the previous run:
## system
module system
  #(parameter WIDTH = 24)
   (input aclk,
    input aresetn,
    input [WIDTH-1:0] s_axis_tdata,
    input s_axis_tvalid,
    output s_axis_tready,
    input s_axis_tlast,
    input [3:0] s_axis_tuser,
    output [2*WIDTH-1:0] m_axis_tdata,
    output m_axis_tvalid,
    input m_axis_tready,
    output m_axis_tlast,
    output [3:0] m_axis_tuser);
Settings: LEC_CHECK=0, CAP_MARGIN=40, CORE_MARGIN=2, CORE_UTILIZATION=70, CTS_CLUSTER_DIAMETER=232, CTS_CLUSTER_SIZE=15, GPL_TIMING_DRIVEN=1, MAX_ROUTING_LAYER=met4, PLACE_DENSITY_LB_ADDON=0.27, SETUP_SLACK_MARGIN=0.42, SLEW_MARGIN=20, TNS_END_PERCENT=75; clock period 2.09 ns.
run.sh (not shown) runs the stock make flow with config.mk's settings and CLKGATE_MAP_FILE=.
The previous run did not finish; a tool error ended it in global routing (5_1_grt).
Input changes introduced in the current run (baseline for comparison: the previous run):
Settings: CTS_CLUSTER_DIAMETER no longer set, was 232; PLACE_DENSITY_LB_ADDON no longer set, was 0.27; SETUP_SLACK_MARGIN no longer set, was 0.42; CTS_CLUSTER_SIZE no longer set, was 15; GPL_TIMING_DRIVEN no longer set, was 1; CORE_UTILIZATION now 40, was 70; TNS_END_PERCENT no longer set, was 75; CAP_MARGIN now 20, was 40; MAX_ROUTING_LAYER no longer set, was met4; the clock period (ns, I/O delays scaled along) now 4.0, was 2.09.
### Flow results
The current run closes out successfully: all stages finished, all timing, DRC and antenna checks passed. Against the previous run, the current run reports a number of setup buffers added after CTS that is lower. Delta(placed cell area, the current run - the previous run) < 0. The lower width of the die came out of the previous run. Diff the previous run..the current run | sequential element share of the synthesized area | unchanged. Relative to the previous run, the placed instance count of the current run is higher by 6.5%. The previous run -> the current run: synthesized instance count delta 0, exact match. Die size: higher on the current run. Min total of cells resized after clock tree synthesis across the current run and the previous run: the current run.

========
Setup of ember:
system again, from the RTL that the note above started with.
Settings: LEC_CHECK=0, CAP_MARGIN=40, CORE_ASPECT_RATIO=0.5, CORE_MARGIN=2, CORE_UTILIZATION=48, CTS_CLUSTER_DIAMETER=209, CTS_CLUSTER_SIZE=98, GPL_TIMING_DRIVEN=1, HOLD_SLACK_MARGIN=-0.09, MAX_ROUTING_LAYER=met4, PLACE_DENSITY=0.35, SLEW_MARGIN=20, TNS_END_PERCENT=15; clock period 3.34 ns.
Changes in juniper relative to ember:
- CTS_CLUSTER_SIZE no longer set, was 98
- MAX_ROUTING_LAYER no longer set, was met4
- CORE_ASPECT_RATIO no longer set, was 0.5
- CTS_CLUSTER_DIAMETER no longer set, was 209
- CORE_UTILIZATION now 70, was 48
- ABC_AREA now 1, previously not set
- HOLD_SLACK_MARGIN no longer set, was -0.09
- PLACE_DENSITY no longer set, was 0.35
- TNS_END_PERCENT no longer set, was 15
- GPL_TIMING_DRIVEN no longer set, was 1
- the clock period (ns, I/O delays scaled along) now 2.06, was 3.34
## What came out
- Delta (juniper minus ember): layout multi-input combinational cell count went up; instance area after placement shows an increase of 1.9%; combinational group share of total power rose 3.1 points; area used by sequential logic in the layout shows no meaningful change.
- Looking at slowest cell on the critical path, the clkdlybuf4s50_1 result is from ember; the dfxtp_1 one comes from juniper.
- Looking at worst setup path startpoint, the m_axis_tready result is from ember; the scrambler_i.m_axis_tdata[17] one comes from juniper.

========
Starting RTL as in the previous note.
==> flow/design.v (excerpt) <==
module system
  #(parameter WIDTH = 24)
   (input aclk,
    input aresetn,
    input [WIDTH-1:0] s_axis_tdata,
    input s_axis_tvalid,
    output s_axis_tready,
    input s_axis_tlast,
    input [3:0] s_axis_tuser,
    output [2*WIDTH-1:0] m_axis_tdata,
    output m_axis_tvalid,
    input m_axis_tready,
    output m_axis_tlast,
    output [3:0] m_axis_tuser);
    localparam SEED = 7'b1011101;
    wire [WIDTH-1:0] s2e_tdata;
    wire s2e_tvalid;
    wire s2e_tready;
    wire s2e_tlast;
    wire [3:0] s2e_tuser;
    scrambler #(.WIDTH(WIDTH), .SEED(SEED)) scrambler_i(
        .aclk(aclk),
        .aresetn(aresetn),
        .s_axis_tdata(s_axis_tdata),
        .s_axis_tvalid(s_axis_tvalid),
        .s_axis_tready(s_axis_tready),
        .s_axis_tuser(s_axis_tuser),
        .s_axis_tlast(s_axis_tlast),
        .m_axis_tdata(s2e_tdata),
        .m_axis_tvalid(s2e_tvalid),
        .m_axis_tready(s2e_tready),
        .m_axis_tuser(s2e_tuser),
        .m_axis_tlast(s2e_tlast)
    );
    encoder #(.WIDTH(WIDTH)) encoder_i(
        .aclk(aclk),
        .aresetn(aresetn),
        .s_axis_tdata(s2e_tdata),
        .s_axis_tvalid(s2e_tvalid),
        .s_axis_tready(s2e_tready),
        .s_axis_tuser(s2e_tuser),
        .s_axis_tlast(s2e_tlast),
        .m_axis_tdata(m_axis_tdata),
        .m_axis_tvalid(m_axis_tvalid),
        .m_axis_tready(m_axis_tready),
        .m_axis_tuser(m_axis_tuser),
        .m_axis_tlast(m_axis_tlast)
    );
endmodule
Settings: LEC_CHECK=0, CAP_MARGIN=20, CELL_PAD_IN_SITES_DETAIL_PLACEMENT=0, CELL_PAD_IN_SITES_GLOBAL_PLACEMENT=2, CORE_MARGIN=10, CORE_UTILIZATION=40, CTS_CLUSTER_SIZE=33, GPL_TIMING_DRIVEN=0, HOLD_SLACK_MARGIN=0.25, MAX_ROUTING_LAYER=met5, PLACE_DENSITY_LB_ADDON=0.21, SLEW_MARGIN=20, TNS_END_PERCENT=50; clock period 3.65 ns.
==> next run, changes <==
==> flow/config.mk (replaced) <==
export PLATFORM = sky130hd
export DESIGN_NAME = system
export DESIGN_NICKNAME = system
export VERILOG_FILES = /design/flow/design.v
export SDC_FILE = /design/flow/constraint.sdc
export NUM_CORES = 4
export LEC_CHECK = 0
export CAP_MARGIN = 20
export CORE_MARGIN = 2
export CORE_UTILIZATION = 40
export SETUP_SLACK_MARGIN = 0.32
export SLEW_MARGIN = 20
==> flow/constraint.sdc (replaced) <==
create_clock -name core_clock -period 2.78 [get_ports {aclk}]
set_input_delay 0.5560 -clock core_clock [delete_from_list [all_inputs] [get_ports {aclk}]]
set_output_delay 0.5560 -clock core_clock [all_outputs]
set_load 0.01 [all_outputs]
The changed run produced a clean layout.
Combinational power increases by 18%.
Clock skew decreases by 4.6 ps.
Critical path depth decreases by 1.
Non-clock buffer count decreases by 53.
Synthesized cell count does not change.
Worst hold slack is better by 6.4 ps.
==> next run, changes <==
--- a/flow/config.mk
+++ b/flow/config.mk
@@ -10,2 +10 @@
-export CORE_UTILIZATION = 40
-export SETUP_SLACK_MARGIN = 0.32
+export CORE_UTILIZATION = 69
The new run completed without violations.
Wire length goes down by a few percent.
Worst setup slack improved by 53 ps.
Global-route usage goes up by 12 points.
Clock-buffer cell count goes up by 1.
Design area goes down by a few percent.
No activity file was given, so power comes from the tool's default toggle rates.
